$ cat flow/design.v
module HA (S, Cout, A, B);
    output S;
    output Cout;
    input A;
    input B;
    xor (S, A, B);
    and (Cout, A, B);
endmodule
module FA (S, Cout, A, B, Cin);
    output S;
    output Cout;
    input A;
    input B;
    input Cin;
    wire ha1_S, ha1_Cout;
    wire ha2_Cout;
    HA ha1 (ha1_S, ha1_Cout, A, B);
    HA ha2 (S, ha2_Cout, ha1_S, Cin);
    or (Cout, ha2_Cout, ha1_Cout);
endmodule
module BoothRadix4 (
    output [15:0] Sign,
    output [16:0] PP7,
    output [16:0] PP6,
    output [16:0] PP5,
    output [16:0] PP4,
    output [16:0] PP3,
    output [16:0] PP2,
    output [16:0] PP1,
    output [16:0] PP0,
    input [15:0] InputA,              
    input [15:0] InputB               
);
    wire [16:0] tmp;
    wire [16:0] A;
    wire [16:0] _A;
    wire [16:0] A2;
    wire [16:0] _A2;
    assign A = (InputA[15] == 1'b1) ? {1'b1, InputA} : {1'b0, InputA};
    assign tmp = {InputB, 1'b0};
    assign A2 = A + A;
    assign _A = (~A + 1'b1);
    assign _A2 = (~A2 + 1'b1);
    assign PP0 = (tmp[2:0] == 3'b001) ? A :
            (tmp[2:0] == 3'b010) ? A :
            (tmp[2:0] == 3'b011) ? A2 :
            (tmp[2:0] == 3'b100) ? _A2 :
            (tmp[2:0] == 3'b101) ? _A :
            (tmp[2:0] == 3'b110) ? _A : 17'b0;
    buf (Sign[0], 1'b0);
    buf (Sign[1], PP0[16]);
    assign PP1 = (tmp[4:2] == 3'b001) ? A :
            (tmp[4:2] == 3'b010) ? A :
            (tmp[4:2] == 3'b011) ? A2 :
            (tmp[4:2] == 3'b100) ? _A2 :
            (tmp[4:2] == 3'b101) ? _A :
            (tmp[4:2] == 3'b110) ? _A : 17'b0;
    buf (Sign[2], 1'b0);
    buf (Sign[3], PP1[16]);
    assign PP2 = (tmp[6:4] == 3'b001) ? A :
            (tmp[6:4] == 3'b010) ? A :
            (tmp[6:4] == 3'b011) ? A2 :
            (tmp[6:4] == 3'b100) ? _A2 :
            (tmp[6:4] == 3'b101) ? _A :
            (tmp[6:4] == 3'b110) ? _A : 17'b0;
    buf (Sign[4], 1'b0);
    buf (Sign[5], PP2[16]);
    assign PP3 = (tmp[8:6] == 3'b001) ? A :
            (tmp[8:6] == 3'b010) ? A :
            (tmp[8:6] == 3'b011) ? A2 :
            (tmp[8:6] == 3'b100) ? _A2 :
            (tmp[8:6] == 3'b101) ? _A :
            (tmp[8:6] == 3'b110) ? _A : 17'b0;
    buf (Sign[6], 1'b0);
    buf (Sign[7], PP3[16]);
    assign PP4 = (tmp[10:8] == 3'b001) ? A :
            (tmp[10:8] == 3'b010) ? A :
            (tmp[10:8] == 3'b011) ? A2 :
            (tmp[10:8] == 3'b100) ? _A2 :
            (tmp[10:8] == 3'b101) ? _A :
            (tmp[10:8] == 3'b110) ? _A : 17'b0;
    buf (Sign[8], 1'b0);
    buf (Sign[9], PP4[16]);
    assign PP5 = (tmp[12:10] == 3'b001) ? A :
            (tmp[12:10] == 3'b010) ? A :
            (tmp[12:10] == 3'b011) ? A2 :
            (tmp[12:10] == 3'b100) ? _A2 :
            (tmp[12:10] == 3'b101) ? _A :
            (tmp[12:10] == 3'b110) ? _A : 17'b0;
    buf (Sign[10], 1'b0);
    buf (Sign[11], PP5[16]);
    assign PP6 = (tmp[14:12] == 3'b001) ? A :
            (tmp[14:12] == 3'b010) ? A :
            (tmp[14:12] == 3'b011) ? A2 :
            (tmp[14:12] == 3'b100) ? _A2 :
            (tmp[14:12] == 3'b101) ? _A :
            (tmp[14:12] == 3'b110) ? _A : 17'b0;
    buf (Sign[12], 1'b0);
    buf (Sign[13], PP6[16]);
    assign PP7 = (tmp[16:14] == 3'b001) ? A :
            (tmp[16:14] == 3'b010) ? A :
            (tmp[16:14] == 3'b011) ? A2 :
            (tmp[16:14] == 3'b100) ? _A2 :
            (tmp[16:14] == 3'b101) ? _A :
            (tmp[16:14] == 3'b110) ? _A : 17'b0;
    buf (Sign[14], 1'b0);
    buf (Sign[15], PP7[16]);
endmodule
module WallaceTree16X16Radix4 (
    output [31:0] OPA,
    output [31:0] OPB,
    input [16:0] PP7,
    input [16:0] PP6,
    input [16:0] PP5,
    input [16:0] PP4,
    input [16:0] PP3,
    input [16:0] PP2,
    input [16:0] PP1,
    input [16:0] PP0
);
    wire [16:0] A0S;
    wire [16:0] A0C;
    wire [16:0] A1S;
    wire [16:0] A1C;
    wire [17:0] B0S;
    wire [17:0] B0C;
    wire [16:0] B1S;
    wire [16:0] B1C;
    wire [22:0] C0S;
    wire [22:0] C0C;
    wire [24:0] D0S;
    wire [24:0] D0C;
    HA ha_A_0_0 (A0S[0], A0C[0], PP0[2], PP1[0]);
    HA ha_A_0_1 (A0S[1], A0C[1], PP0[3], PP1[1]);
    FA fa_A_0_2 (A0S[2], A0C[2], PP0[4], PP1[2], PP2[0]);
    FA fa_A_0_3 (A0S[3], A0C[3], PP0[5], PP1[3], PP2[1]);
    FA fa_A_0_4 (A0S[4], A0C[4], PP0[6], PP1[4], PP2[2]);
    FA fa_A_0_5 (A0S[5], A0C[5], PP0[7], PP1[5], PP2[3]);
    FA fa_A_0_6 (A0S[6], A0C[6], PP0[8], PP1[6], PP2[4]);
    FA fa_A_0_7 (A0S[7], A0C[7], PP0[9], PP1[7], PP2[5]);
    FA fa_A_0_8 (A0S[8], A0C[8], PP0[10], PP1[8], PP2[6]);
    FA fa_A_0_9 (A0S[9], A0C[9], PP0[11], PP1[9], PP2[7]);
    FA fa_A_0_10 (A0S[10], A0C[10], PP0[12], PP1[10], PP2[8]);
    FA fa_A_0_11 (A0S[11], A0C[11], PP0[13], PP1[11], PP2[9]);
    FA fa_A_0_12 (A0S[12], A0C[12], PP0[14], PP1[12], PP2[10]);
    FA fa_A_0_13 (A0S[13], A0C[13], PP0[15], PP1[13], PP2[11]);
    FA fa_A_0_14 (A0S[14], A0C[14], PP0[16], PP1[14], PP2[12]);
    HA ha_A_0_15 (A0S[15], A0C[15], PP1[15], PP2[13]);
    HA ha_A_0_16 (A0S[16], A0C[16], PP1[16], PP2[14]);
    HA ha_A_1_0 (A1S[0], A1C[0], PP3[2], PP4[0]);
    HA ha_A_1_1 (A1S[1], A1C[1], PP3[3], PP4[1]);
    FA fa_A_1_2 (A1S[2], A1C[2], PP3[4], PP4[2], PP5[0]);
    FA fa_A_1_3 (A1S[3], A1C[3], PP3[5], PP4[3], PP5[1]);
    FA fa_A_1_4 (A1S[4], A1C[4], PP3[6], PP4[4], PP5[2]);
    FA fa_A_1_5 (A1S[5], A1C[5], PP3[7], PP4[5], PP5[3]);
    FA fa_A_1_6 (A1S[6], A1C[6], PP3[8], PP4[6], PP5[4]);
    FA fa_A_1_7 (A1S[7], A1C[7], PP3[9], PP4[7], PP5[5]);
    FA fa_A_1_8 (A1S[8], A1C[8], PP3[10], PP4[8], PP5[6]);
    FA fa_A_1_9 (A1S[9], A1C[9], PP3[11], PP4[9], PP5[7]);
    FA fa_A_1_10 (A1S[10], A1C[10], PP3[12], PP4[10], PP5[8]);
    FA fa_A_1_11 (A1S[11], A1C[11], PP3[13], PP4[11], PP5[9]);
    FA fa_A_1_12 (A1S[12], A1C[12], PP3[14], PP4[12], PP5[10]);
    FA fa_A_1_13 (A1S[13], A1C[13], PP3[15], PP4[13], PP5[11]);
    FA fa_A_1_14 (A1S[14], A1C[14], PP3[16], PP4[14], PP5[12]);
    HA ha_A_1_15 (A1S[15], A1C[15], PP4[15], PP5[13]);
    HA ha_A_1_16 (A1S[16], A1C[16], PP4[16], PP5[14]);
    HA ha_B_0_0 (B0S[0], B0C[0], A0S[1], A0C[0]);
    HA ha_B_0_1 (B0S[1], B0C[1], A0S[2], A0C[1]);
    HA ha_B_0_2 (B0S[2], B0C[2], A0S[3], A0C[2]);
    FA fa_B_0_3 (B0S[3], B0C[3], A0S[4], A0C[3], PP3[0]);
    FA fa_B_0_4 (B0S[4], B0C[4], A0S[5], A0C[4], PP3[1]);
    FA fa_B_0_5 (B0S[5], B0C[5], A0S[6], A0C[5], A1S[0]);
    FA fa_B_0_6 (B0S[6], B0C[6], A0S[7], A0C[6], A1S[1]);
    FA fa_B_0_7 (B0S[7], B0C[7], A0S[8], A0C[7], A1S[2]);
    FA fa_B_0_8 (B0S[8], B0C[8], A0S[9], A0C[8], A1S[3]);
    FA fa_B_0_9 (B0S[9], B0C[9], A0S[10], A0C[9], A1S[4]);
    FA fa_B_0_10 (B0S[10], B0C[10], A0S[11], A0C[10], A1S[5]);
    FA fa_B_0_11 (B0S[11], B0C[11], A0S[12], A0C[11], A1S[6]);
    FA fa_B_0_12 (B0S[12], B0C[12], A0S[13], A0C[12], A1S[7]);
    FA fa_B_0_13 (B0S[13], B0C[13], A0S[14], A0C[13], A1S[8]);
    FA fa_B_0_14 (B0S[14], B0C[14], A0S[15], A0C[14], A1S[9]);
    FA fa_B_0_15 (B0S[15], B0C[15], A0S[16], A0C[15], A1S[10]);
    FA fa_B_0_16 (B0S[16], B0C[16], PP2[15], A0C[16], A1S[11]);
    HA ha_B_0_17 (B0S[17], B0C[17], PP2[16], A1S[12]);
    HA ha_B_1_0 (B1S[0], B1C[0], A1C[3], PP6[0]);
    HA ha_B_1_1 (B1S[1], B1C[1], A1C[4], PP6[1]);
    FA fa_B_1_2 (B1S[2], B1C[2], A1C[5], PP6[2], PP7[0]);
    FA fa_B_1_3 (B1S[3], B1C[3], A1C[6], PP6[3], PP7[1]);
    FA fa_B_1_4 (B1S[4], B1C[4], A1C[7], PP6[4], PP7[2]);
    FA fa_B_1_5 (B1S[5], B1C[5], A1C[8], PP6[5], PP7[3]);
    FA fa_B_1_6 (B1S[6], B1C[6], A1C[9], PP6[6], PP7[4]);
    FA fa_B_1_7 (B1S[7], B1C[7], A1C[10], PP6[7], PP7[5]);
    FA fa_B_1_8 (B1S[8], B1C[8], A1C[11], PP6[8], PP7[6]);
    FA fa_B_1_9 (B1S[9], B1C[9], A1C[12], PP6[9], PP7[7]);
    FA fa_B_1_10 (B1S[10], B1C[10], A1C[13], PP6[10], PP7[8]);
    FA fa_B_1_11 (B1S[11], B1C[11], A1C[14], PP6[11], PP7[9]);
    FA fa_B_1_12 (B1S[12], B1C[12], A1C[15], PP6[12], PP7[10]);
    FA fa_B_1_13 (B1S[13], B1C[13], A1C[16], PP6[13], PP7[11]);
    HA ha_B_1_14 (B1S[14], B1C[14], PP6[14], PP7[12]);
    HA ha_B_1_15 (B1S[15], B1C[15], PP6[15], PP7[13]);
    HA ha_B_1_16 (B1S[16], B1C[16], PP6[16], PP7[14]);
    HA ha_C_0_0 (C0S[0], C0C[0], B0S[1], B0C[0]);
    HA ha_C_0_1 (C0S[1], C0C[1], B0S[2], B0C[1]);
    HA ha_C_0_2 (C0S[2], C0C[2], B0S[3], B0C[2]);
    HA ha_C_0_3 (C0S[3], C0C[3], B0S[4], B0C[3]);
    HA ha_C_0_4 (C0S[4], C0C[4], B0S[5], B0C[4]);
    FA fa_C_0_5 (C0S[5], C0C[5], B0S[6], B0C[5], A1C[0]);
    FA fa_C_0_6 (C0S[6], C0C[6], B0S[7], B0C[6], A1C[1]);
    FA fa_C_0_7 (C0S[7], C0C[7], B0S[8], B0C[7], A1C[2]);
    FA fa_C_0_8 (C0S[8], C0C[8], B0S[9], B0C[8], B1S[0]);
    FA fa_C_0_9 (C0S[9], C0C[9], B0S[10], B0C[9], B1S[1]);
    FA fa_C_0_10 (C0S[10], C0C[10], B0S[11], B0C[10], B1S[2]);
    FA fa_C_0_11 (C0S[11], C0C[11], B0S[12], B0C[11], B1S[3]);
    FA fa_C_0_12 (C0S[12], C0C[12], B0S[13], B0C[12], B1S[4]);
    FA fa_C_0_13 (C0S[13], C0C[13], B0S[14], B0C[13], B1S[5]);
    FA fa_C_0_14 (C0S[14], C0C[14], B0S[15], B0C[14], B1S[6]);
    FA fa_C_0_15 (C0S[15], C0C[15], B0S[16], B0C[15], B1S[7]);
    FA fa_C_0_16 (C0S[16], C0C[16], B0S[17], B0C[16], B1S[8]);
    FA fa_C_0_17 (C0S[17], C0C[17], A1S[13], B0C[17], B1S[9]);
    HA ha_C_0_18 (C0S[18], C0C[18], A1S[14], B1S[10]);
    HA ha_C_0_19 (C0S[19], C0C[19], A1S[15], B1S[11]);
    HA ha_C_0_20 (C0S[20], C0C[20], A1S[16], B1S[12]);
    HA ha_C_0_21 (C0S[21], C0C[21], PP5[15], B1S[13]);
    HA ha_C_0_22 (C0S[22], C0C[22], PP5[16], B1S[14]);
    HA ha_D_0_0 (D0S[0], D0C[0], C0S[1], C0C[0]);
    HA ha_D_0_1 (D0S[1], D0C[1], C0S[2], C0C[1]);
    HA ha_D_0_2 (D0S[2], D0C[2], C0S[3], C0C[2]);
    HA ha_D_0_3 (D0S[3], D0C[3], C0S[4], C0C[3]);
    HA ha_D_0_4 (D0S[4], D0C[4], C0S[5], C0C[4]);
    HA ha_D_0_5 (D0S[5], D0C[5], C0S[6], C0C[5]);
    HA ha_D_0_6 (D0S[6], D0C[6], C0S[7], C0C[6]);
    HA ha_D_0_7 (D0S[7], D0C[7], C0S[8], C0C[7]);
    FA fa_D_0_8 (D0S[8], D0C[8], C0S[9], C0C[8], B1C[0]);
    FA fa_D_0_9 (D0S[9], D0C[9], C0S[10], C0C[9], B1C[1]);
    FA fa_D_0_10 (D0S[10], D0C[10], C0S[11], C0C[10], B1C[2]);
    FA fa_D_0_11 (D0S[11], D0C[11], C0S[12], C0C[11], B1C[3]);
    FA fa_D_0_12 (D0S[12], D0C[12], C0S[13], C0C[12], B1C[4]);
    FA fa_D_0_13 (D0S[13], D0C[13], C0S[14], C0C[13], B1C[5]);
    FA fa_D_0_14 (D0S[14], D0C[14], C0S[15], C0C[14], B1C[6]);
    FA fa_D_0_15 (D0S[15], D0C[15], C0S[16], C0C[15], B1C[7]);
    FA fa_D_0_16 (D0S[16], D0C[16], C0S[17], C0C[16], B1C[8]);
    FA fa_D_0_17 (D0S[17], D0C[17], C0S[18], C0C[17], B1C[9]);
    FA fa_D_0_18 (D0S[18], D0C[18], C0S[19], C0C[18], B1C[10]);
    FA fa_D_0_19 (D0S[19], D0C[19], C0S[20], C0C[19], B1C[11]);
    FA fa_D_0_20 (D0S[20], D0C[20], C0S[21], C0C[20], B1C[12]);
    FA fa_D_0_21 (D0S[21], D0C[21], C0S[22], C0C[21], B1C[13]);
    FA fa_D_0_22 (D0S[22], D0C[22], B1S[15], C0C[22], B1C[14]);
    HA ha_D_0_23 (D0S[23], D0C[23], B1S[16], B1C[15]);
    HA ha_D_0_24 (D0S[24], D0C[24], PP7[15], B1C[16]);
    assign OPA = {1'b0, PP7[16], D0S[24:0], C0S[0], B0S[0], A0S[0], PP0[1], PP0[0]};
    assign OPB = {1'b0, D0C[24:0], 6'b000000};
endmodule
module CarrySelectAdder3 (
    output [2:0] Sum,
    output Cout,
    input [2:0] A,
    input [2:0] B,
    input Cin
);
    wire [2:0] g, p, c0, c1, c;
    assign g = A & B;
    assign p = A | B;
    assign c0[0] = g[0];
    assign c0[1] = (p[1] & c0[0]) | g[1];
    assign c0[2] = (p[2] & c0[1]) | g[2];
    assign c1[0] = g[0] | p[0];
    assign c1[1] = (p[1] & c1[0]) | g[1];
    assign c1[2] = (p[2] & c1[1]) | g[2];
    assign c = (Cin ? c1 : c0);
    assign Sum = A ^ B ^ {c[1:0], Cin};
    assign Cout = c[2];
endmodule
module CarrySelectAdder4 (
    output [3:0] Sum,
    output Cout,
    input [3:0] A,
    input [3:0] B,
    input Cin
);
    wire [3:0] g, p, c0, c1, c;
    assign g = A & B;
    assign p = A | B;
    assign c0[0] = g[0];
    assign c0[1] = (p[1] & c0[0]) | g[1];
    assign c0[2] = (p[2] & c0[1]) | g[2];
    assign c0[3] = (p[3] & c0[2]) | g[3];
    assign c1[0] = g[0] | p[0];
    assign c1[1] = (p[1] & c1[0]) | g[1];
    assign c1[2] = (p[2] & c1[1]) | g[2];
    assign c1[3] = (p[3] & c1[2]) | g[3];
    assign c = (Cin ? c1 : c0);
    assign Sum = A ^ B ^ {c[2:0], Cin};
    assign Cout = c[3];
endmodule
module CarrySelectAdder5 (
    output [4:0] Sum,
    output Cout,
    input [4:0] A,
    input [4:0] B,
    input Cin
);
    wire [4:0] g, p, c0, c1, c;
    assign g = A & B;
    assign p = A | B;
    assign c0[0] = g[0];
    assign c0[1] = (p[1] & c0[0]) | g[1];
    assign c0[2] = (p[2] & c0[1]) | g[2];
    assign c0[3] = (p[3] & c0[2]) | g[3];
    assign c0[4] = (p[4] & c0[3]) | g[4];
    assign c1[0] = g[0] | p[0];
    assign c1[1] = (p[1] & c1[0]) | g[1];
    assign c1[2] = (p[2] & c1[1]) | g[2];
    assign c1[3] = (p[3] & c1[2]) | g[3];
    assign c1[4] = (p[4] & c1[3]) | g[4];
    assign c = (Cin ? c1 : c0);
    assign Sum = A ^ B ^ {c[3:0], Cin};
    assign Cout = c[4];
endmodule
module CarrySelectAdder6 (
    output [5:0] Sum,
    output Cout,
    input [5:0] A,
    input [5:0] B,
    input Cin
);
    wire [5:0] g, p, c0, c1, c;
    assign g = A & B;
    assign p = A | B;
    assign c0[0] = g[0];
    assign c0[1] = (p[1] & c0[0]) | g[1];
    assign c0[2] = (p[2] & c0[1]) | g[2];
    assign c0[3] = (p[3] & c0[2]) | g[3];
    assign c0[4] = (p[4] & c0[3]) | g[4];
    assign c0[5] = (p[5] & c0[4]) | g[5];
    assign c1[0] = g[0] | p[0];
    assign c1[1] = (p[1] & c1[0]) | g[1];
    assign c1[2] = (p[2] & c1[1]) | g[2];
    assign c1[3] = (p[3] & c1[2]) | g[3];
    assign c1[4] = (p[4] & c1[3]) | g[4];
    assign c1[5] = (p[5] & c1[4]) | g[5];
    assign c = (Cin ? c1 : c0);
    assign Sum = A ^ B ^ {c[4:0], Cin};
    assign Cout = c[5];
endmodule
module CarrySelectAdder7 (
    output [6:0] Sum,
    output Cout,
    input [6:0] A,
    input [6:0] B,
    input Cin
);
    wire [6:0] g, p, c0, c1, c;
    assign g = A & B;
    assign p = A | B;
    assign c0[0] = g[0];
    assign c0[1] = (p[1] & c0[0]) | g[1];
    assign c0[2] = (p[2] & c0[1]) | g[2];
    assign c0[3] = (p[3] & c0[2]) | g[3];
    assign c0[4] = (p[4] & c0[3]) | g[4];
    assign c0[5] = (p[5] & c0[4]) | g[5];
    assign c0[6] = (p[6] & c0[5]) | g[6];
    assign c1[0] = g[0] | p[0];
    assign c1[1] = (p[1] & c1[0]) | g[1];
    assign c1[2] = (p[2] & c1[1]) | g[2];
    assign c1[3] = (p[3] & c1[2]) | g[3];
    assign c1[4] = (p[4] & c1[3]) | g[4];
    assign c1[5] = (p[5] & c1[4]) | g[5];
    assign c1[6] = (p[6] & c1[5]) | g[6];
    assign c = (Cin ? c1 : c0);
    assign Sum = A ^ B ^ {c[5:0], Cin};
    assign Cout = c[6];
endmodule
module SquareRootCarrySelectAdder32 (
    output [31:0] Sum,
    output Cout,
    input [31:0] A,
    input [31:0] B,
    input Cin
);
    wire CoutA, CoutB, CoutC, CoutD, CoutE;
    CarrySelectAdder3 csa3 (Sum[2:0], CoutA, A[2:0], B[2:0], Cin);
    CarrySelectAdder4 csa4 (Sum[6:3], CoutB, A[6:3], B[6:3], CoutA);
    CarrySelectAdder5 csa5 (Sum[11:7], CoutC, A[11:7], B[11:7], CoutB);
    CarrySelectAdder6 csa6 (Sum[17:12], CoutD, A[17:12], B[17:12], CoutC);
    CarrySelectAdder7 csa7_0 (Sum[24:18], CoutE, A[24:18], B[24:18], CoutD);
    CarrySelectAdder7 csa7_1 (Sum[31:25], Cout, A[31:25], B[31:25], CoutE);
endmodule
module Mul (
    output [31:0] R,
    input [15:0] X,
    input [15:0] Y
);
    wire [16:0] PP0;
    wire [16:0] PP1;
    wire [16:0] PP2;
    wire [16:0] PP3;
    wire [16:0] PP4;
    wire [16:0] PP5;
    wire [16:0] PP6;
    wire [16:0] PP7;
    wire [31:0] OPA;
    wire [31:0] OPB;
    wire [15:0] Sign;
    wire [31:0] SignCompensate;
    wire [31:0] TmpResult;
    BoothRadix4 br4 (Sign, PP7, PP6, PP5, PP4, PP3, PP2, PP1, PP0, X, Y);
    WallaceTree16X16Radix4 wt16x16r4 (OPA, OPB, PP7, PP6, PP5, PP4, PP3, PP2, PP1, PP0);
    SquareRootCarrySelectAdder32 srcsa32_0 (.Sum(SignCompensate), .Cout(), .A({~Sign, 16'b0}), .B({15'b0, 1'b1, 16'b0}), .Cin(1'b0));
    SquareRootCarrySelectAdder32 srcsa32_1 (.Sum(TmpResult), .Cout(), .A(OPA), .B(OPB), .Cin(1'b0));
    wire [31:0] BoothResult;
    SquareRootCarrySelectAdder32 srcsa32_2 (.Sum(BoothResult), .Cout(), .A(TmpResult), .B(SignCompensate), .Cin(1'b0));
    wire [31:0] NegY15;
    assign NegY15 = (~{{16{Y[15]}}, Y} + 32'd1) << 15;
    assign R = (X == 16'h8000) ? NegY15 : BoothResult;
endmodule
module Outputer (
    output reg Ready,
    output reg Valid,
    output reg [31:0] R,
    input [31:0] tmpR,
    input Clk,
    input Rst
);
    reg [3:0] Counter;
    always @ (posedge Clk or negedge Rst) begin
        if (Rst == 1'b0) begin
            Counter <= 4'd8;
        end
        else if (Counter > 4'd0) begin
            Counter <= Counter - 1'b1;
        end
        else begin
            Counter <= 4'd8;
        end
    end
    always @ (posedge Clk) begin
        if (Counter == 4'd8) begin
            R <= 32'd0;
            Valid <= 1'b0;
            Ready <= 1'b1;
        end
        else if (Counter == 4'd0) begin
            R <= tmpR;
            Valid <= 1'b1;
            Ready <= 1'b0;
        end
        else begin
            R <= 32'd0;
            Valid <= 1'b0;
            Ready <= 1'b0;
        end
    end
endmodule
module multiplier (
    output Ready,
    output Valid,
    output [31:0] R,
    input [15:0] X,
    input [15:0] Y,
    input Clk,
    input Rst
);
    wire [31:0] tmpR;
    Mul mul_1 (tmpR, X, Y);
    Outputer o_0 (Ready, Valid, R, tmpR, Clk, Rst);
endmodule
module MulCheck (p, a, b);
    input signed [15:0] a, b;
    output signed [31:0] p;
    assign p = a * b;
endmodule
$ cat flow/run.sh
#!/bin/bash
# the make line also repeats each setting of config.mk as NAME=value (left out here)
make -C /OpenROAD-flow-scripts/flow DESIGN_CONFIG=/design/flow/config.mk WORK_HOME=/design/flow/orfs CLKGATE_MAP_FILE= finish
$ cat flow/config.mk
export PLATFORM = sky130hd
export DESIGN_NAME = multiplier
export DESIGN_NICKNAME = multiplier
export VERILOG_FILES = /design/flow/design.v
export SDC_FILE = /design/flow/constraint.sdc
export NUM_CORES = 4
export LEC_CHECK = 0
export CAP_MARGIN = 20
export CORE_MARGIN = 2
export CORE_UTILIZATION = 58
export SLEW_MARGIN = 20
$ cat flow/constraint.sdc
create_clock -name core_clock -period 7.59 [get_ports {Clk}]
set_input_delay 1.5180 -clock core_clock [delete_from_list [all_inputs] [get_ports {Clk}]]
set_output_delay 1.5180 -clock core_clock [all_outputs]
set_load 0.01 [all_outputs]
==> run summary, run 1 <==
This memo summarizes the results of the implementation run.

Setup path
The largest individual stage delay along the critical path comes from the cell sky130_fd_sc_hd__or4_4. The stage delay of the slowest cell on the critical path is 0.57 ns. The worst register-to-register path has a setup slack of 4.69 ns. The most critical setup path has its endpoint at o_0.R[31]$_SDFF_PP0_. For the worst reg-to-reg path, the endpoint reported by OpenROAD is o_0.R[1]$_SDFF_PP0_. The logic depth of the worst path, buffers included is 56.

The worst setup path is of the primary input to flip-flop kind. The family of cells with the greatest summed delay on the critical path is AND-OR/OR-AND gates. The most used cell along the critical path is sky130_fd_sc_hd__a21oi_2. Tracing the worst setup path back leads to its startpoint at X[1]. The worst register-to-register path depth is 5. The worst setup path is captured at a flip-flop. The required time at the worst endpoint is listed as 7.81 ns. The type of element launching the critical path is a primary input.

The data arrival time at the worst-slack endpoint is 12.31 ns. The reg-to-reg startpoint is o_0.Counter[1]$_DFF_PN0_. The script reports the combined buffer and inverter count of the critical path as 8. Max fanout on the critical path was recorded as 3.

Clock tree
Clock tree synthesis selected as its root buffer the cell sky130_fd_sc_hd__clkbuf_16. The TritonCTS clock tree is done. The post-CTS hold buffer count recorded in the log is 0. The number of buffers on the longest clock path is 2. The worst-skew pair later-pin latency is 0.30 ns.

Clock tree synthesis inserted a total of 5 buffers. The number of sinks on the clock net is 38. The number of H-tree levels is 2. Clock-pin slew was measured on the worst setup and hold paths at 0.06 ns.

Synthesis
Before any placement, the netlist area is recorded as 11300 µm². The arithmetic-cell share of the synthesized area counting full adders, half adders and majority gates is 27.1%. The number of cell instances after yosys synthesis is 1576. After synthesis, the netlist uses 78 different library cells. The number of nets in the synthesized netlist is 1802.

In this run the biggest area consumer among cell types represents 15.2% of the synthesized area. Of all flip-flops after synthesis, the portion carrying an async set or reset was 10.5%. The basic-gate share of the synthesized area counting and, or, nand and nor cells is 16.2%.

The share of the Yosys chip area taken by registers is 6.90%. By area, the combinational part of the netlist is dominated by AND-OR/OR-AND gates. For reference, compound AND-OR and OR-AND cells occupy 30.2% of the area reported after synthesis. The most used flip-flop cell after synthesis is sky130_fd_sc_hd__dfxtp_1. The cell count after synthesis is 1576. Measured against the total synthesized area, the mux share comes to 1.78%.

The number of flops mapped to enable cells by yosys is 0. The warning tally printed by Yosys for this design is 1. For this run, the chip area from Yosys synthesis comes to 11300 µm². The number of synthesized register bits is 38. The most common cell in the synthesized netlist is sky130_fd_sc_hd__inv_1. Summing the areas of all xor and xnor instances in the mapped netlist gives 6.65% of the synthesized area. In the post-synthesis netlist, the biggest area contributors are sky130_fd_sc_hd__fa_1, sky130_fd_sc_hd__ha_1, sky130_fd_sc_hd__a21oi_1. Counting instances in the post-synthesis netlist gives the leading cell types as sky130_fd_sc_hd__inv_1, sky130_fd_sc_hd__nor2_1, sky130_fd_sc_hd__a21oi_1, sky130_fd_sc_hd__clkbuf_1, sky130_fd_sc_hd__nand2_1.

The library cell occupying the most area in the post-synthesis netlist is sky130_fd_sc_hd__fa_1. The average instance area after synthesis is 7.19 µm².

Global routing
The number of global-route vias before repair came to 14100. For met2 alone, demand over resource in global routing was 79.3%. The global route stage reports its total congestion overflow as 0.

The global routing stage identified its most utilized layer as met2. In the global route stage, overall resource usage came out at 52.7%. The met3 global-route usage is 17.9%. Entering global routing, the biggest net connects 32 pins. The number of antenna violations at the first check in global routing is 0. The first-pass GRT wire length is 81.4 mm. The routing usage on met1 is 62.6%.

Routing
The number of remaining DRC errors is 0. The detailed-route wire length is 57.0 mm. In this run the remaining antenna-violating nets after routing total 0. The routed layout has 14900 vias.

The number of vias per cell is 6.83. The first detailed-routing pass ran for 12 iterations. Dividing the detail-routed wire length by the instance count gives 26.2 µm. In this run, the number of DRC markers left after iteration 0 of detailed routing was 2777. The number of antenna diodes in the final layout is 0.

Floorplan
The total area inside the core boundary comes to 19300 µm². The die boundary height is 144 µm. The die is 144 µm wide. 68 I/O pins were placed. The floorplan step defined a die boundary enclosing 20700 µm². The number of standard-cell rows in the floorplan is 51. For this configuration, the core starts out at a cell density of 58.6%.

Power
Registers are responsible for 2.3% of the overall power. The internal power component is 4.25 mW. Power attributed to combinational cells is 8.13 mW. Per the summary, power density relative to cell area is 547 nW/µm². The leakage power of the design is 7.22 nW. The switching share of power is 50.7%. In this run, the clock network consumes 3.4% of the power.

The power of the sequential group is 0.200 mW. The clock distribution power is 0.290 mW. The highest supply drop recorded on VDD is 0.579 mV. The combinational share of power is 94.3%. Looking at the group totals, the largest power group turns out to be combinational logic.

The switching component of the power was reported as 4.37 mW. The overall power consumption is 8.62 mW.

Final timing
The slew at the pin closest to its max-slew limit is 1.22 ns. From the final report, the count of setup violators was given as 15. Across all setup checks in the final design, the least slack found is -4.50 ns.

The minimum hold slack is 0.516 ns. The number of failing hold endpoints at the final stage is 0. The worst clock skew on the final layout is 0.00302 ns. Counting I/O delays and the setup requirement, the final critical path takes 12.09 ns. The relative slew slack is 18.1%. Counting pins that exceed their max-slew limit in the final report gives 0. Setup repair after global routing could not meet its margin everywhere.

The final cycle utilization of the critical path is 159%. The sum of negative setup slack is -37.77 ns. Derived from the worst setup path, the maximum achievable clock frequency is 82.7 MHz.

Min path
The endpoint of the worst hold path is reported as o_0.Counter[0]$_DFF_PN0_. The startpoint of the tightest hold check path is o_0.Counter[0]$_DFF_PN0_. The number of stages on the worst hold path is 1.

The type of the most critical hold path is flip-flop to flip-flop.

Place
In this run the tool buffered the top-level ports with 67 buffer cells. Once detailed placement completed, the half-perimeter wirelength came to 40.5 mm. Counting tap cells, the placed design contains a total of 2134 instances. Detailed placement reports a standard cell area of 14700 µm². The global placer's final weighted congestion is 1.12.

Setup slack on the worst path after placement came out at -4.86 ns.

Layout
The count of non-filler cells in the finished layout is 2175. For this run, the share of the core covered by cells in the final layout is 81.4%. The finished design was reported to have a net count of 2135. In this run the layout overhead on the synthesized area is reported as 38.9%.

The finished cells cover 15700 µm².

Outcome
Failing layout checks were recorded as setup timing. The flow ran to the end, but the layout failed its checks.

Job
In this run the tools logged warnings totalling 63. The max-cap check violation count is 0.
[repair_timing]
| action | CTS | global route |
|---|---|---|
| gates cloned | 0 | 0 |
| gates resized | 79 | 55 |
| endpoints found under the setup margin | 17 | 16 |
| setup buffers | 21 | 15 |
| pin swaps | 66 | 64 |
[cell type report]
type	count	area [µm²]
Clock inverter	3	68.8
Multi-Input combinational cell	1213	9970
Timing Repair Buffer	476	3790
Tap cell	265	332
Inverter	175	667
Clock buffer	5	125
Sequential cell	38	782
Fill cell	1241	3590
[layer usage]
metal	vias to the layer above	wire (µm)
li1	6157	-
met1	6751	19000
met2	1433	23500
met3	508	8610
met4	2	5740
met5	-	100
==> run 2: changes to the inputs <==
CAP_MARGIN = 0   (was 20)
CORE_ASPECT_RATIO = 1.27   (was not set)
CORE_MARGIN = 4   (was 2)
CORE_UTILIZATION = 68   (was 58)
CTS_CLUSTER_DIAMETER = 114   (was not set)
CTS_CLUSTER_SIZE = 15   (was not set)
MIN_ROUTING_LAYER = met2   (was not set)
PLACE_DENSITY = 0.86   (was not set)
clock period = 11.1 ns   (was 7.59 ns; I/O delays follow)
==> run summary, run 2 <==
Implementation results are summarized by area below.

Synthesis
The average instance in the mapped netlist occupies 7.19 µm². The post-synth count of flops with an enable pin is 0. The most common cell in the synthesized netlist is sky130_fd_sc_hd__inv_1. The largest combinational cell category by area is AND-OR/OR-AND gates.

The Yosys chip area is 11300 µm². The top cell type by area accounts for 15.2% of the synthesized area. In this run, the synthesized area fraction spent on xor and xnor cells is recorded as 6.65%. The synthesis stat section lists a flop and latch total of 38.

The cell count after synthesis is 1576. Post-synth the commonest register cell is sky130_fd_sc_hd__dfxtp_1. The tally of unique sky130hd cells used after synthesis is 78. The cell-mix breakdown from Yosys lists the compound-gate area share as 30.2%. The library cell occupying the most area in the post-synthesis netlist is sky130_fd_sc_hd__fa_1. When the netlist entered floorplanning its net count stood at 1802. The number of cell instances after yosys synthesis is 1576.

For this run, the number of Yosys warnings is 1. The post-synthesis instance area is 11300 µm². The proportion of synthesized chip area in sequential cells is 6.90%. The cell-mix breakdown from Yosys lists the simple-gate area share as 16.2%. The mux share of post-synthesis cell area is 1.78%. Summing the areas of all fa, ha and maj instances in the mapped netlist gives 27.1% of the synthesized area. The async set or reset register ratio after synthesis is 10.5%. For reference, the top cells by area after synthesis are sky130_fd_sc_hd__fa_1, sky130_fd_sc_hd__ha_1, sky130_fd_sc_hd__a21oi_1. In the synthesized netlist, the cells that appear most often are sky130_fd_sc_hd__inv_1, sky130_fd_sc_hd__nor2_1, sky130_fd_sc_hd__a21oi_1, sky130_fd_sc_hd__clkbuf_1, sky130_fd_sc_hd__nand2_1.

Floorplan
The die is 153 µm tall. The floorplan step defined a die boundary enclosing 18800 µm². The number of standard-cell rows in the floorplan is 52. According to the floorplan report, the die width is 123 µm. The number of placed I/O pins is 68.

The placeable core region is 16100 µm². The floorplan step records an initial core utilization of 70.2%.

Outcome
The stage where the flow stopped is 5_1_grt. The first error in the log reads "[ERROR GRT-0116] Global routing finished with congestion. Check the congestion regions in the DRC Viewer". The run stopped with a tool error.

Place
As logged by OpenROAD, the buffers inserted on ports number 67. After detailed placement, the design holds a cell count of 2000. In the placement report, post-DP HPWL is listed as 38.6 mm.

At the placement stage, the worst setup path has a slack of -2.35 ns. Routability-driven placement finished with a final weighted congestion of 1.39.

Clock tree
Clock tree synthesis inserted a total of 5 buffers. Per the CTS log, the maximum H-tree level is 2. The number of sinks on the clock net is 38.

Clock tree synthesis selected as its root buffer the cell sky130_fd_sc_hd__clkbuf_16. The post-CTS hold buffer count recorded in the log is 0. In this run the deepest clock path goes through 2 buffers.

Global routing
The residual overflow from global routing is 761. Overall routing resource usage recorded by global route was 99.9%.
run 2: timing repair:
action,CTS
setup buffers,11
pin swaps,44
gates resized,57
cloned,0
setup endpoints to repair,8
run 2: through the flow:
| stage | cell area (µm²) | total power, mW |
|---|---|---|
| after global placement | 14000 | 3.56 |
| after floorplan | 11500 | 2.51 |
| after CTS | 14400 | 4.53 |
| after detailed placement | 14000 | 3.87 |
run 2: per-layer routing:
layer	GRT overflow	track usage, %
met2	238	98.7
met5	44	97.3
met3	329	106
met1	-	-
met4	150	93.7
==> run 3: changes to the inputs <==
ABC_AREA = 1   (was not set)
CAP_MARGIN = 20   (was 0)
CELL_PAD_IN_SITES_DETAIL_PLACEMENT = 0   (was not set)
CORE_ASPECT_RATIO = not set   (was 1.27)
CORE_MARGIN = 2   (was 4)
CORE_UTILIZATION = 70   (was 68)
CTS_CLUSTER_DIAMETER = 297   (was 114)
CTS_CLUSTER_SIZE = 94   (was 15)
GPL_ROUTABILITY_DRIVEN = 1   (was not set)
HOLD_SLACK_MARGIN = 0.24   (was not set)
MAX_ROUTING_LAYER = met4   (was not set)
MIN_ROUTING_LAYER = not set   (was met2)
PLACE_DENSITY = not set   (was 0.86)
SETUP_SLACK_MARGIN = -0.96   (was not set)
SLEW_MARGIN = 30   (was 20)
TNS_END_PERCENT = 95   (was not set)
==> run summary, run 3 <==
Implementation results are summarized by area below.

Synthesis
The area share of the leading cell type in the synthesized netlist is 18.2%. The tally of unique sky130hd cells used after synthesis is 55. Counting instances in the post-synthesis netlist gives the leading cell types as sky130_fd_sc_hd__inv_1, sky130_fd_sc_hd__nand2_1, sky130_fd_sc_hd__o21ai_0, sky130_fd_sc_hd__nor2_1, sky130_fd_sc_hd__ha_1. The proportion of synthesized chip area in sequential cells is 8.27%. The synthesized design contains 0 enable-type register cells. Of the total synthesized cell area, the portion taken by AND-OR and OR-AND cells is 25.6%. Looking at the cell usage after synthesis, the top flip-flop cell is sky130_fd_sc_hd__dfxtp_1. The synthesis warning total is 1. The async set or reset register ratio after synthesis is 10.5%.

Averaged over all synthesized cells, the footprint is 7.03 µm². By area the synthesized netlist is led by sky130_fd_sc_hd__fa_1, sky130_fd_sc_hd__ha_1, sky130_fd_sc_hd__inv_1. After synthesis, the share of cell area in mux cells is 0%. The synthesized netlist devotes 32.2% of its cell area to adder and majority cells.

The post-synthesis instance area is 9450 µm². Looking at area per cell type in the netlist, the leader is sky130_fd_sc_hd__fa_1. The xor/xnor cell area share of the yosys netlist is 3.14%. The largest combinational cell category by area is adder cells. The post-synth register bit count is 38. In this run, the synthesized area fraction spent on and/or/nand/nor cells is recorded as 16.6%. The number of cell instances after yosys synthesis is 1344. The synthesized netlist handed to floorplanning was reported with a cell count of 1344.

The Yosys chip area is 9450 µm². The number of nets in the synthesized netlist is 1570. The most common cell in the synthesized netlist is sky130_fd_sc_hd__inv_1.

Clock tree
The number of sinks on the clock net is 38. CTS built an H-tree with a depth of 2. The report puts the hold buffer count at CTS at 0. CTS reports a maximum clock tree buffer depth of 2. TritonCTS created 5 clock buffers. The cell at the root of the clock tree is sky130_fd_sc_hd__clkbuf_16.

Floorplan
The initial standard-cell utilization of the core is 71.7%. Per the OpenROAD floorplan log, the area of the core is 13200 µm². 68 I/O pins were placed. The width of the die is 120 µm. The die is 120 µm tall. The number of standard-cell rows in the floorplan is 42. The overall chip area is 14500 µm².

Place
The post-detailed-placement half-perimeter wirelength is 31.9 mm. The buffer_ports step reported a buffer count of 67. Detailed placement reports a standard cell area of 11900 µm².

The global placer's final weighted congestion is 1.17. Per the placement report, the placed cell count is 1763.

Outcome
The flow did not finish. The stage where the flow stopped is 5_1_grt. The first error in the log reads "[ERROR GRT-0116] Global routing finished with congestion. Check the congestion regions in the DRC Viewer".

Global routing
The residual overflow from global routing is 48. The global routing report lists combined usage of all routing layers as 78.9%.
-- run 3: timing repair --
item / 4_1_cts
pin swaps: 21
hold endpoints to repair: 0
resized: 50
endpoints found under the setup margin: 4
setup buffers: 6
-- run 3: through the flow --
step	util (%)	hold WS, ns	worst slack, ns	setup TNS (ns)
CTS	92.9	0.525	-0.943	-2.07
detailed placement	90.1	0.504	-1.89	-7.54
floorplan	-	0.427	-0.748	-1.16
global placement	90.1	0.440	-1.12	-2.75
-- run 3: routing by layer --
layer  GRT overflow  GRT usage [%]
met5              -              -
met4             23           77.0
met3              0           64.1
met2             24           93.3
met1              1           76.8
==> run 4: changes to the inputs <==
CELL_PAD_IN_SITES_DETAIL_PLACEMENT = not set   (was 0)
CORE_UTILIZATION = 62   (was 70)
CTS_CLUSTER_DIAMETER = 226   (was 297)
CTS_CLUSTER_SIZE = 99   (was 94)
GPL_ROUTABILITY_DRIVEN = not set   (was 1)
HOLD_SLACK_MARGIN = not set   (was 0.24)
MAX_ROUTING_LAYER = not set   (was met4)
SETUP_SLACK_MARGIN = -0.68   (was -0.96)
SLEW_MARGIN = 20   (was 30)
TNS_END_PERCENT = not set   (was 95)
clock period = 7.25 ns   (was 11.1 ns; I/O delays follow)
==> run summary, run 4 <==
Implementation results are summarized by area below.

Outcome
Per the run summary, the flow got no further than 5_1_grt. The run stopped with a tool error. The first error in the log reads "[ERROR GRT-0232] Routing congestion too high. Check the congestion heatmap in the GUI".

Synthesis
Summing the areas of all and, or, nand and nor instances in the mapped netlist gives 16.6% of the synthesized area. The synthesis report lists the most area-consuming cells as sky130_fd_sc_hd__fa_1, sky130_fd_sc_hd__ha_1, sky130_fd_sc_hd__inv_1. The largest combinational cell category by area is adder cells. The average instance area after synthesis is 7.03 µm². The number of synthesized register bits is 38. The compound-gate portion of the synthesized area is 25.6%. Of all flip-flops after synthesis, the portion carrying an async set or reset was 10.5%. After synthesis, the largest area contributor takes up 18.2% of total cell area. Multiplexer cells account for 0% of the synthesized area. The cell count after synthesis came out at 1344. The number of cell instances after yosys synthesis is 1344. The xor/xnor cell area share of the yosys netlist is 3.14%.

The chip area line in the Yosys stat output reads 9450 µm². The library cell occupying the most area in the post-synthesis netlist is sky130_fd_sc_hd__fa_1. The arithmetic-cell share of the synthesized area counting full adders, half adders and majority gates is 32.2%. The most frequently used flop master after synthesis is sky130_fd_sc_hd__dfxtp_1. The most common cell in the synthesized netlist is sky130_fd_sc_hd__inv_1.

The number of nets in the synthesized netlist is 1570. Yosys mapped a number of flops with a built-in enable equal to 0. The tally of unique sky130hd cells used after synthesis is 55.

The proportion of synthesized chip area in sequential cells is 8.27%. The post-synthesis instance area is 9450 µm². The synthesis run shows the most used standard cells to be sky130_fd_sc_hd__inv_1, sky130_fd_sc_hd__nand2_1, sky130_fd_sc_hd__o21ai_0, sky130_fd_sc_hd__nor2_1, sky130_fd_sc_hd__ha_1. The synthesis warning total is 1.

Place
The number of placed instances, taps included is 1816. At the end of routability-driven placement, the weighted congestion stood at 1.04. Per the placement log, port buffering inserted 67 buffers. The post-detailed-placement half-perimeter wirelength is 30.8 mm.

Floorplan
The die boundary height is 127 µm. The die covers 16300 µm². The number of standard-cell rows in the floorplan is 45. The width of the die is 127 µm. The initial standard-cell utilization of the core is 62.9%. According to the I/O placement log, the pin count is 68. The placeable core region is 15000 µm².

Clock tree
The number of H-tree levels is 2. The CTS report gives the tree buffer count as 5. The cell at the root of the clock tree is sky130_fd_sc_hd__clkbuf_16. The clock net in this run drives a total of 38 sinks.

In this run the deepest clock path goes through 2 buffers. The total of hold buffers inserted after clock tree synthesis is 0.

Global routing
For this run, the total global-route usage over all layers was measured as 80.2%. For this run the aggregate overflow at the end of global routing stands at 80.
## run 4: timing repair
action                                  CTS
endpoints found under the setup margin   14
pin swaps                                68
buffers inserted                         26
resized                                 151
## run 4: metrics by stage
stage	hold slack, ns	setup slack, ns	instance area [µm²]
CTS	0.463	-3.02	13200
detailed placement	0.447	-4.16	12500
global placement	0.442	-3.79	12500
floorplan	0.427	-2.90	9780
## run 4: routing by layer
metal / global-route usage [%] / GRT overflow
met1: 79.6 / 2
met2: 94.7 / 38
met3: 67.5 / 2
met4: 80.5 / 37
met5: 37.8 / 1
==> run 5: changes to the inputs <==
ABC_AREA = 0   (was 1)
CAP_MARGIN = 30   (was 20)
CELL_PAD_IN_SITES_DETAIL_PLACEMENT = 1   (was not set)
CELL_PAD_IN_SITES_GLOBAL_PLACEMENT = 1   (was not set)
CORE_MARGIN = 4   (was 2)
CORE_UTILIZATION = 70   (was 62)
CTS_CLUSTER_DIAMETER = 196   (was 226)
CTS_CLUSTER_SIZE = not set   (was 99)
GPL_ROUTABILITY_DRIVEN = 1   (was not set)
GPL_TIMING_DRIVEN = 0   (was not set)
HOLD_SLACK_MARGIN = 0.09   (was not set)
MAX_ROUTING_LAYER = met4   (was not set)
PLACE_DENSITY_LB_ADDON = 0.1   (was not set)
SETUP_SLACK_MARGIN = 2.99   (was -0.68)
SLEW_MARGIN = 35   (was 20)
TNS_END_PERCENT = 85   (was not set)
clock period = 15.0 ns   (was 7.25 ns; I/O delays follow)
==> run summary, run 5 <==
Implementation results are summarized by area below.

Outcome
The flow did not finish. The stage where the flow stopped is 3_1_place_gp_skip_io. The first error in the log reads "[ERROR FLW-0024] Place density exceeds 1.0 (current PLACE_DENSITY_LB_ADDON =  0.1). Please check if the value of  PLACE_DENSITY_LB_ADDON is between 0 and 0.99".

Synthesis
Per Yosys stat, the portion of area used by sequential elements is 6.90%. The average instance area after synthesis is 7.19 µm². The number of synthesized register bits is 38. The number of nets in the synthesized netlist is 1802. The post-synthesis instance area is 11300 µm². Among the non-sequential cells, AND-OR/OR-AND gates take the most area.

The async set or reset register ratio after synthesis is 10.5%. The arithmetic-cell share of the synthesized area counting full adders, half adders and majority gates is 27.1%. The synthesis stats list as the most numerous cell sky130_fd_sc_hd__inv_1. The cell count after synthesis is 1576. Counting instances in the post-synthesis netlist gives the leading cell types as sky130_fd_sc_hd__inv_1, sky130_fd_sc_hd__nor2_1, sky130_fd_sc_hd__a21oi_1, sky130_fd_sc_hd__clkbuf_1, sky130_fd_sc_hd__nand2_1. For reference, XOR and XNOR gates occupy 6.65% of the area reported after synthesis. In the Yosys stats the netlist draws on 78 distinct library cells.

The warning tally printed by Yosys for this design is 1. Of the post-synthesis cell area, the part taken by muxes is 1.78%. For this design, Yosys synthesis ends with a cell count of 1576. The Yosys chip area is 11300 µm². The main area contributors are sky130_fd_sc_hd__fa_1, sky130_fd_sc_hd__ha_1, sky130_fd_sc_hd__a21oi_1. The cell-mix breakdown from Yosys lists the compound-gate area share as 30.2%. The number of flops mapped to enable cells by yosys is 0. The area share of the leading cell type in the synthesized netlist is 15.2%.

The biggest area contributor in the post-synthesis netlist is sky130_fd_sc_hd__fa_1. The basic-gate share of the synthesized area counting and, or, nand and nor cells is 16.2%. Per the synth stats, the flop cell with the highest instance count is sky130_fd_sc_hd__dfxtp_1.

Floorplan
In this run the core area contains 46 standard-cell rows. The placeable core region is 15900 µm². The overall chip area is 18300 µm². In this run the vertical extent of the chip is 135 µm. The initial standard-cell utilization of the core is 71.3%. The die is 135 µm wide.
==> run 6: changes to the inputs <==
ABC_AREA = 1   (was 0)
CAP_MARGIN = 5   (was 30)
CELL_PAD_IN_SITES_DETAIL_PLACEMENT = not set   (was 1)
CELL_PAD_IN_SITES_GLOBAL_PLACEMENT = not set   (was 1)
CORE_ASPECT_RATIO = 1.95   (was not set)
CORE_MARGIN = 2   (was 4)
CORE_UTILIZATION = 43   (was 70)
CTS_CLUSTER_DIAMETER = 382   (was 196)
CTS_CLUSTER_SIZE = 99   (was not set)
GPL_ROUTABILITY_DRIVEN = not set   (was 1)
GPL_TIMING_DRIVEN = not set   (was 0)
HOLD_SLACK_MARGIN = not set   (was 0.09)
MAX_ROUTING_LAYER = not set   (was met4)
PLACE_DENSITY = 0.76   (was not set)
PLACE_DENSITY_LB_ADDON = not set   (was 0.1)
SETUP_SLACK_MARGIN = -0.67   (was 2.99)
SLEW_MARGIN = 5   (was 35)
TNS_END_PERCENT = 10   (was 85)
clock period = 13.0 ns   (was 15.0 ns; I/O delays follow)
==> run summary, run 6 <==
This memo summarizes the results of the implementation run.

Outcome
The run finished with no timing, DRC or antenna violations.

Place
The post-detailed-placement half-perimeter wirelength is 33.6 mm. The number of port buffers is 67. RePlAce ended its routability-driven mode at a weighted congestion of 1.06. The worst setup slack before clock tree synthesis is -0.285 ns.

Synthesis
Yosys reported that registers with async set or reset make up 10.5%. The most frequently used flop master after synthesis is sky130_fd_sc_hd__dfxtp_1. The number of flops mapped to enable cells by yosys is 0. Among the non-sequential cells, adder cells take the most area.

The synthesis warning total is 1. The cell count after synthesis is 1344. After synthesis, the cell types taking the most area are sky130_fd_sc_hd__fa_1, sky130_fd_sc_hd__ha_1, sky130_fd_sc_hd__inv_1. Sorting the synthesized cells by how often they occur yields sky130_fd_sc_hd__inv_1, sky130_fd_sc_hd__nand2_1, sky130_fd_sc_hd__o21ai_0, sky130_fd_sc_hd__nor2_1, sky130_fd_sc_hd__ha_1.

Before any placement, the netlist area is recorded as 9450 µm². In this run, synthesis produced a sequential element count of 38. The library cell occupying the most area in the post-synthesis netlist is sky130_fd_sc_hd__fa_1. The most common cell in the synthesized netlist is sky130_fd_sc_hd__inv_1. The arithmetic-cell share of the synthesized area counting full adders, half adders and majority gates is 32.2%. Per the synthesis report, the XOR/XNOR share of the synthesized area is 3.14%. Yosys stat counts 1344 cells in the synthesized netlist. The tally of unique sky130hd cells used after synthesis is 55. The compound-gate portion of the synthesized area is 25.6%. The number of nets in the synthesized netlist is 1570.

The Yosys chip area is 9450 µm². Per the synthesis report, the simple-gate share of the synthesized area is 16.6%. Of the synthesized area, sequential elements account for 8.27%. The share of synthesized area in the top cell type comes to 18.2%. The average instance area after synthesis is 7.03 µm².

The mux share of post-synthesis cell area is 0%.

Power
The clock network consumes a total of 0.119 mW. The power report lists cell-internal power as 1.43 mW. The power group with the highest consumption is combinational logic. The switching share of power is 54.6%. The sequential cell fraction of total power is 3.7%. Per the power-grid run, VDD falls by no more than 0.768 mV.

The power of the sequential group is 0.117 mW. In this run, the combinational gates consume 92.5% of the power. The clock network fraction of total power is 3.8%. The analysis attributes to net switching a power of 1.72 mW. The leakage power of the design is 5.40 nW. The combinational power is 2.92 mW. Dividing total power by cell area gives a power density of 280 nW/µm².

Clock tree
The cell sitting at the root of the clock tree is a sky130_fd_sc_hd__clkbuf_16. Buffers inserted during clock tree synthesis total 5. The number of gates resized after CTS was 0. The number of buffers on the longest clock path is 2.

The worst-skew pair later-pin latency is 0.28 ns. TritonCTS built the clock tree. For reference, the clock transition at the flip-flops on the worst setup and hold paths is 0.06 ns. For this design, the CTS-stage hold fixing added 0 buffers. The clock drives 38 sinks. The H-tree was split into 2 levels. Buffers added to address setup during post-CTS repair amount to 0.

Final timing
The number of slew-limit violations in the final report is 0. The final number of setup-violating endpoints is 0. The sum of negative setup slack is 0 ns. The clock arrives with 0.00324 ns of skew. The final timing report gives a worst setup slack of 0.304 ns.

The final critical path takes up 97.7% of the cycle. The highest clock rate is 78.8 MHz. The number of failing hold endpoints at the final stage is 0.

The relative slew slack is 39.5%. The time the final worst path needs with I/O delays and setup is 12.70 ns. The slew at the pin closest to its max-slew limit is 0.905 ns.

Layout
Relative to the synthesized area, the layout overhead comes to 18.9%. The net total in the final layout is 1696. Per the layout report, the design carries 2200 filler cells. The fraction of the core area covered by cells at the end of the flow is 52.1%.

Setup path
The number of cells on the worst reg-to-reg path is 7. By instance count, the cell type seen most on the critical path is sky130_fd_sc_hd__nor2_1. The reg-to-reg startpoint is o_0.Counter[1]$_DFF_PN0_. The reg-to-reg endpoint is o_0.R[1]$_SDFF_PP0_. Data on the critical path arrives at its endpoint at 12.88 ns. The worst setup path startpoint is X[0]. The critical path endpoint category is a flip-flop.

The slowest stage of the critical path is the sky130_fd_sc_hd__clkdlybuf4s50_1 cell. The family of cells with the greatest summed delay on the critical path is adder cells. STA puts the critical path data required time at 13.18 ns. The type of the worst setup path is primary input to flip-flop. The capture point of the worst path is o_0.R[31]$_SDFF_PP0_. The logic depth of the worst path, buffers included is 62. The number of buffers and inverters on the critical path is 10. Per STA, the highest per-stage delay on the worst path measures 0.56 ns. The worst setup path is launched from a primary input.

The worst register-to-register path has a setup slack of 10.86 ns. Of all nets on the critical path, the largest fanout is 10.

Job
The max-cap check violation count is 0. The tool warning count for the run is 58.

Floorplan
The chip occupies 23300 µm². The placeable core region is 21600 µm². The width of the die is 110 µm. The initial standard-cell utilization of the core is 43.8%. The number of placed I/O pins is 68. The vertical die dimension reported for this design is 211 µm. The number of standard-cell rows in the floorplan is 75.

Global routing
The first-pass GRT wire length is 61.8 mm. The number of global-route vias before repair was 10500. The global route stage reports its total congestion overflow as 0. The pin count of the biggest net entering global routing is 27. The number of antenna violations at the first check in global routing was 0. The aggregate global-route resource usage is 36.3%.

Routing
In this run the remaining antenna-violating nets after routing total 0. The violation tally from detailed-route iteration zero is 944. The number of remaining DRC errors is 0. The routed via count is 10500.

The number of vias per cell is 6.06. The number of diodes is 0. The number of detailed-route iterations in the first pass is 7.

The script logs the mean routed wire length per placed instance as 24.0 µm. The detailed-route wire length is 41.8 mm.

Min path
According to the hold report, the worst path is of the flip-flop to flip-flop type. The worst hold path terminates at o_0.Counter[0]$_DFF_PN0_. In the hold timing report, the worst path depth is 1. The startpoint of the tightest hold check path is o_0.Counter[0]$_DFF_PN0_.
run 6: layer usage:
metal	wire length (µm)	part of all wire, %	GRT usage, %	up-vias
met1	13300	32	36.8	4989
met4	4830	12	31.9	0
li1	-	-	-	4715
met2	20700	50	61.7	593
met3	2910	7.0	6.63	246
met5	0	0	0	-
run 6: layout make-up:
class | instances | area [µm²] | share of cell area [%]
multi-input cells | 964 | 7360 | 65.4
clock buffers | 6 | 129 | 1.15
inverters | 271 | 1020 | 9.06
clock inverters | 2 | 13.8 | 0.122
flip-flops and latches | 38 | 782 | 6.95
repair buffers | 190 | 1610 | 14.3
well taps | 269 | 337 | 2.99
run 6: through the flow:
| stage | cells | total power, mW | hold WS [ns] | cell area (µm²) |
|---|---|---|---|---|
| final | 1740 | 3.15 | 0.453 | 11200 |
| after global routing | 1740 | 3.54 | 0.486 | 11200 |
| after detailed placement | 1732 | 3.01 | 0.450 | 11100 |
| after global placement | 1732 | 2.93 | 0.441 | 11100 |
| after CTS | 1740 | 3.15 | 0.458 | 11200 |
| after floorplan | 1344 | 2.02 | 0.427 | 9450 |
==> run 7: changes to the inputs <==
CAP_MARGIN = 20   (was 5)
CORE_ASPECT_RATIO = not set   (was 1.95)
CORE_UTILIZATION = 41   (was 43)
SLEW_MARGIN = 20   (was 5)
==> run summary, run 7 <==
This memo summarizes the results of the implementation run.

Layout
The final-layout fill cell count is 2255. The area taken by sequential standard cells is reported as 782 µm². The area of the multi-input gates is 7340 µm².

The final report gives the core utilization as 50.0%. The net total in the final layout is 1705. From synthesis to final layout, the design area changed by 19.7%.

Final timing
On the final layout, the worst hold slack is 0.462 ns. Static timing analysis puts the maximum clock frequency at 78.8 MHz. The worst clock skew on the final layout is 0.00411 ns. Per the final timing report, the hold violations number 0. The transition time recorded at the tightest slew-check pin is 0.887 ns. In the finished design, the share of the clock period the worst path needs comes to 97.6%. The final timing report lists a max-slew violation count of 0. The time the final worst path needs with I/O delays and setup is 12.69 ns. The max-slew check reports its worst relative slack as 40.7%. In the final timing run, aggregate negative setup slack is 0 ns.

The last timing report of the flow puts the setup violation total at 0.

Power
The combinational power is 2.93 mW. The leakage power in the latest report is 5.44 nW. The net switching power figure is 1.76 mW. The sequential cell fraction of total power is 3.7%.

The internal power component is 1.41 mW. The power group with the highest consumption is combinational logic. The power of the sequential group is 0.117 mW. The flow reports that combinational logic draws 92.3% of the design power. Across the VDD grid, the largest voltage drop is 0.398 mV. The clock distribution power is 0.129 mW. The clock network fraction of total power is 4.1%.

The power density normalized to cell area is 281 nW/µm². Per the breakdown, switching nets consume 55.5% of all power.

Synthesis
The library cell occupying the most area in the post-synthesis netlist is sky130_fd_sc_hd__fa_1. The gate-level netlist out of Yosys references 55 unique cell types. The basic-gate share of the synthesized area counting and, or, nand and nor cells is 16.6%. In the synthesized netlist the dominant register cell turns out to be sky130_fd_sc_hd__dfxtp_1. Synthesis produced 1344 cells.

Per the synthesis report, the XOR/XNOR share of the synthesized area is 3.14%. Synthesis inferred 38 register bits. Yosys stat counts 1344 cells in the synthesized netlist. The mux share of post-synthesis cell area is 0%. The share of the Yosys chip area taken by registers is 8.27%. Post-synthesis, Yosys gives the total cell area as 9450 µm².

The average instance area after synthesis is 7.03 µm². The largest combinational cell category by area is adder cells. For this run the top cell type by instance count after synthesis was sky130_fd_sc_hd__inv_1. The synthesis warning total is 1. Yosys mapped a number of flops with a built-in enable equal to 0. The synthesis report gives the async set-or-reset register share as 10.5%.

The post-synthesis instance area is 9450 µm². By area the synthesized netlist is led by sky130_fd_sc_hd__fa_1, sky130_fd_sc_hd__ha_1, sky130_fd_sc_hd__inv_1. When the netlist entered floorplanning its net count stood at 1570.

The commonest cells after synthesis are sky130_fd_sc_hd__inv_1, sky130_fd_sc_hd__nand2_1, sky130_fd_sc_hd__o21ai_0, sky130_fd_sc_hd__nor2_1, sky130_fd_sc_hd__ha_1. The compound-gate portion of the synthesized area is 25.6%. The area share of the leading cell type in the synthesized netlist is 18.2%.

For reference, full adder, half adder and majority cells occupy 32.2% of the area reported after synthesis.

Clock tree
The number of H-tree levels is 2. The number of buffers created by CTS is 5. Counting along the longest clock path gives a buffer depth of 2.

The TritonCTS clock tree is done. After clock tree synthesis, the clock-pin slew on the worst setup and hold paths is 0.06 ns. The number of sinks on the clock net is 38.

Per the skew report, the later register of the worst-skew pair sees a clock latency of 0.29 ns. In this run the clock root is driven by a sky130_fd_sc_hd__clkbuf_16.

Floorplan
In this run the vertical extent of the chip is 156 µm. The initialized floorplan defines 55 standard-cell rows. For this configuration, the core starts out at a cell density of 41.8%.

The number of placed I/O pins is 68. The placeable core region is 22600 µm². The die covers 24300 µm². The floorplan step set the die width to 156 µm.

Job
The max-cap check violation count is 0. OpenROAD emitted warnings numbering 58.

Min path
The type of the most critical hold path is flip-flop to flip-flop. The worst hold path begins at o_0.Counter[0]$_DFF_PN0_. The number of stages on the worst hold path is 1. The path with the worst hold slack has its endpoint at o_0.Counter[0]$_DFF_PN0_.

Global routing
Entering global routing, the biggest net connects 27 pins. The number of antenna violations at the first check in global routing is 0. The first-pass GRT wire length is 61.5 mm.

Across every metal layer, demand over resource in global routing totals 33.9%. After global routing the overflow that remains totals 0. The number of global-route vias before repair came to 10100.

Place
Once detailed placement completed, the half-perimeter wirelength came to 32.8 mm. RePlAce ended its routability-driven mode at a weighted congestion of 1.04. The number of port buffers is 67.

Setup path
The worst setup path startpoint is X[1]. Measured in cells, the most critical reg-to-reg path has a length of 8. STA classifies the critical path endpoint as a flip-flop. The required time of the critical path is 13.20 ns. The slowest cell on the critical path is sky130_fd_sc_hd__clkdlybuf4s50_1. The minimum setup slack among reg-to-reg paths is 10.69 ns.

STA lists the maximum fanout along the critical path as 4. Counting both buffers and inverters, the worst setup path holds a total of 12. The data arrival time at the worst-slack endpoint is 12.89 ns. The reg-to-reg endpoint is o_0.R[14]$_SDFF_PP0_.

Grouping stages by cell kind, the critical path spends the most delay in adder cells. The logic depth of the worst path, buffers included is 65. The stage delay of the slowest cell on the critical path is 0.55 ns. The capture point of the worst path is o_0.R[31]$_SDFF_PP0_. The cell that appears most often on the critical path is sky130_fd_sc_hd__nor2_1. The type of the worst setup path is primary input to flip-flop. The type of element launching the critical path is a primary input.

The reg-to-reg startpoint is o_0.Counter[0]$_DFF_PN0_.

Routing
The violation tally from detailed-route iteration zero is 1395. The mean routed wirelength per cell is 23.5 µm. The routed via count is 10700. The number of diodes is 0. Once detail routing completed, the nets flagged for antenna violations numbered 0. The detailed-route wire length is 41.4 mm. The first TritonRoute pass finished after 7 iterations. The number of vias per cell is 6.07. The number of remaining DRC errors is 0.

Outcome
The flow ran to the end and the layout has no timing, DRC or antenna violations.
run 7: metal layers:
metal	part of all wire, %	GRT usage, %	vias to the layer above
li1	-	-	4720
met1	40	45.6	5084
met2	44	52.6	777
met3	12	6.47	140
met5	0	0	-
met4	5.2	16.0	0
run 7: cell type report:
type                    instances  share of cell area [%]
inverters                     271                    9.00
flip-flops and latches         38                    6.91
well taps                     285                    3.15
multi-input cells             964                    64.9
clock buffers                   6                    1.23
clock inverters                 2                   0.111
repair buffers                199                    14.7
run 7: what timing repair did:
action                                  in CTS  in global routing
hold endpoints to repair                     0                  0
resized                                      0                  4
endpoints found under the setup margin       0                  1
hold buffers                                 0                  0
buffers inserted                             0                  0
run 7: through the flow:
stage / setup WS, ns / power [mW] / cells / area (µm²)
2_1_floorplan: 0.772 / 2.02 / 1344 / 9450
3_3_place_gp: 0.110 / 2.91 / 1757 / 11200
3_5_place_dp: 0.0523 / 2.97 / 1757 / 11200
4_1_cts: 0.307 / 3.12 / 1765 / 11300
5_1_grt: -0.670 / 3.52 / 1765 / 11300
6_report: 0.311 / 3.18 / 1765 / 11300
Power is estimated from default activity; no workload was simulated.
